==> flow/design.v (excerpt) <==
module izhikevich_neuron #(parameter DT = 16'h0100)  
(
    input wire clk,
    input wire rst,
    input wire [15:0] I,           
    output reg spike               
);
    reg signed [15:0] v, u;
    wire signed [15:0] a = 16'h0051;    
    wire signed [15:0] b = 16'h0200;    
    wire signed [15:0] c = -16'sd16640;  
    wire signed [15:0] d = 16'h0800;    
    wire signed [15:0] v_sq;
    wire signed [15:0] term1, term2, term3, dv_raw, du_raw;
    wire signed [15:0] bv;
    localparam signed [15:0] V_THRESH = 16'd7680;  
    cordic_mult sq_v (.x(v), .y(v), .out(v_sq));
    cordic_mult mul_004 (.x(16'h0148), .y(v_sq), .out(term1));
    cordic_mult mul_5v (.x(16'h0500), .y(v), .out(term2));
    assign term3 = 16'd35840;  
    assign dv_raw = term1 + term2 + term3 - u + I;
    cordic_mult mul_bv (.x(b), .y(v), .out(bv));
    assign du_raw = (bv - u);
    wire signed [15:0] du;
    cordic_mult mul_a (.x(a), .y(du_raw), .out(du));
    wire signed [31:0] dv_dt = dv_raw * $signed(DT);
    wire signed [31:0] du_dt = du * $signed(DT);
    always @(posedge clk or posedge rst) begin
        if (rst) begin
            v <= c;
            u <= 0;
            spike <= 0;
        end else begin
            if (v >= V_THRESH) begin
                v <= c;
                u <= u + d;
                spike <= 1;
            end else begin
                v <= v + dv_dt[23:8];  
                u <= u + du_dt[23:8];
                spike <= 0;
            end
        end
    end
endmodule
Settings: LEC_CHECK=0, ABC_AREA=1, CAP_MARGIN=20, CORE_ASPECT_RATIO=0.92, CORE_MARGIN=2, CORE_UTILIZATION=72, CTS_CLUSTER_DIAMETER=320, CTS_CLUSTER_SIZE=10, PLACE_DENSITY=0.6, SETUP_SLACK_MARGIN=3.96, SLEW_MARGIN=20, TNS_END_PERCENT=10; clock period 13.4 ns.
run.sh (not shown) runs the stock make flow with config.mk's settings and CLKGATE_MAP_FILE=.
The starting point went through all stages and came out clean.
Next try:
Settings changed: ABC_AREA 1 to not set, CORE_ASPECT_RATIO 0.92 to not set, CORE_UTILIZATION 72 to 64, CTS_CLUSTER_DIAMETER 320 to not set, CTS_CLUSTER_SIZE 10 to not set, PLACE_DENSITY 0.6 to not set, SETUP_SLACK_MARGIN 3.96 to not set, TNS_END_PERCENT 10 to not set.
Clock period 13.4 ns to 6.49 ns, I/O delays scaled along.
Outcome: Now the flow finished but fails on setup timing. Flip-flop count stays the same. Maximum frequency falls by 2.9%. Global-route usage falls by 4.4 points.
Next try:
Settings changed: CORE_UTILIZATION 64 to 62, CTS_CLUSTER_DIAMETER set to 193, CTS_CLUSTER_SIZE set to 98, PLACE_DENSITY set to 0.6.
Clock period 6.49 ns to 10.2 ns, I/O delays scaled along.
Outcome:
- The new run produced a layout that fails on setup timing
- cell area drops by a little under a tenth
- setup slack gains 4.1 ns
- sequential share of layout area climbs by 0.40 points
- core utilization drops by 10 points
- die size climbs by a few percent
- first-iteration DRC count drops by a quarter to a third
Next try:
Settings changed: CORE_UTILIZATION 62 to 66, CTS_CLUSTER_DIAMETER 193 to not set, CTS_CLUSTER_SIZE 98 to not set, MAX_ROUTING_LAYER set to met4, PLACE_DENSITY 0.6 to not set.
Clock period 10.2 ns to 8.19 ns, I/O delays scaled along.
The changed run finished but fails on setup timing.
Cell count came out lower by 1.1%.
Routed wire length came out higher by about 15%.
Utilization increases by 7.2 points.
Critical path depth shrinks by 3.
Final area rose by about 2%.
Global-route usage increases by 2.8 points.
Area after synthesis stays the same.
Non-clock buffer count increases by 13.


The RTL this note starts from:
==> flow/design.v <==
module izhikevich_neuron #(parameter DT = 16'h0100)  
(
    input wire clk,
    input wire rst,
    input wire [15:0] I,           
    output reg spike               
);
    reg signed [15:0] v, u;
    wire signed [15:0] a = 16'h0051;    
    wire signed [15:0] b = 16'h0200;    
    wire signed [15:0] c = -16'sd16640;  
    wire signed [15:0] d = 16'h0800;    
    wire signed [15:0] v_sq;
    wire signed [15:0] term1, term2, term3, dv_raw, du_raw;
    wire signed [15:0] bv;
    localparam signed [15:0] V_THRESH = 16'd7680;  
    cordic_mult sq_v (.x(v), .y(v), .out(v_sq));
    cordic_mult mul_004 (.x(16'h0148), .y(v_sq), .out(term1));
    cordic_mult mul_5v (.x(16'h0500), .y(v), .out(term2));
    assign term3 = 16'd35840;  
    assign dv_raw = term1 + term2 + term3 - u + I;
    cordic_mult mul_bv (.x(b), .y(v), .out(bv));
    assign du_raw = (bv - u);
    wire signed [15:0] du;
    cordic_mult mul_a (.x(a), .y(du_raw), .out(du));
    wire signed [31:0] dv_dt = dv_raw * $signed(DT);
    wire signed [31:0] du_dt = du * $signed(DT);
    always @(posedge clk or posedge rst) begin
        if (rst) begin
            v <= c;
            u <= 0;
            spike <= 0;
        end else begin
            if (v >= V_THRESH) begin
                v <= c;
                u <= u + d;
                spike <= 1;
            end else begin
                v <= v + dv_dt[23:8];  
                u <= u + du_dt[23:8];
                spike <= 0;
            end
        end
    end
endmodule
module cordic_mult(
    input signed [15:0] x,
    input signed [15:0] y,
    output signed [15:0] out
);
    wire signed [31:0] temp;
    assign temp = x * y;
    assign out = temp[23:8];  
endmodule
Settings: LEC_CHECK=0, ABC_AREA=1, CAP_MARGIN=20, CORE_MARGIN=2, CORE_UTILIZATION=71, CTS_CLUSTER_DIAMETER=179, PLACE_DENSITY=0.38, SETUP_SLACK_MARGIN=-0.63, SLEW_MARGIN=20; clock period 10.0 ns.
The starting point ran to the end with violations: setup timing.
Change:
--- a/flow/config.mk
+++ b/flow/config.mk
@@ -11,4 +11,2 @@
-export CORE_UTILIZATION = 71
-export CTS_CLUSTER_DIAMETER = 179
-export PLACE_DENSITY = 0.38
-export SETUP_SLACK_MARGIN = -0.63
+export CORE_UTILIZATION = 72
+export PLACE_DENSITY = 0.6
==> flow/constraint.sdc (replaced) <==
create_clock -name core_clock -period 13.4 [get_ports {clk}]
set_input_delay 2.6800 -clock core_clock [delete_from_list [all_inputs] [get_ports {clk}]]
set_output_delay 2.6800 -clock core_clock [all_outputs]
set_load 0.01 [all_outputs]
What happened: This time the run completed without violations. Register-to-register slack gains 3.0 ns. Setup slack improves by 3.0 ns. Hold slack degrades by 0.030 ns. Fmax falls by about 3%. Non-clock buffer count fell by 283. Design area decreases by about 17%.
Change:
--- a/flow/config.mk
+++ b/flow/config.mk
@@ -8 +7,0 @@
-export ABC_AREA = 1
@@ -12 +11 @@
-export PLACE_DENSITY = 0.6
+export MAX_ROUTING_LAYER = met4
==> flow/constraint.sdc (replaced) <==
create_clock -name core_clock -period 11.1 [get_ports {clk}]
set_input_delay 2.2200 -clock core_clock [delete_from_list [all_inputs] [get_ports {clk}]]
set_output_delay 2.2200 -clock core_clock [all_outputs]
set_load 0.01 [all_outputs]
=>
- Now the flow completed and failed the layout checks on setup timing
- register-to-register slack degrades by 1.5 ns
- wire length went up by a few percent
- design area went up by a few percent
- global-route usage went up by 1.6 points
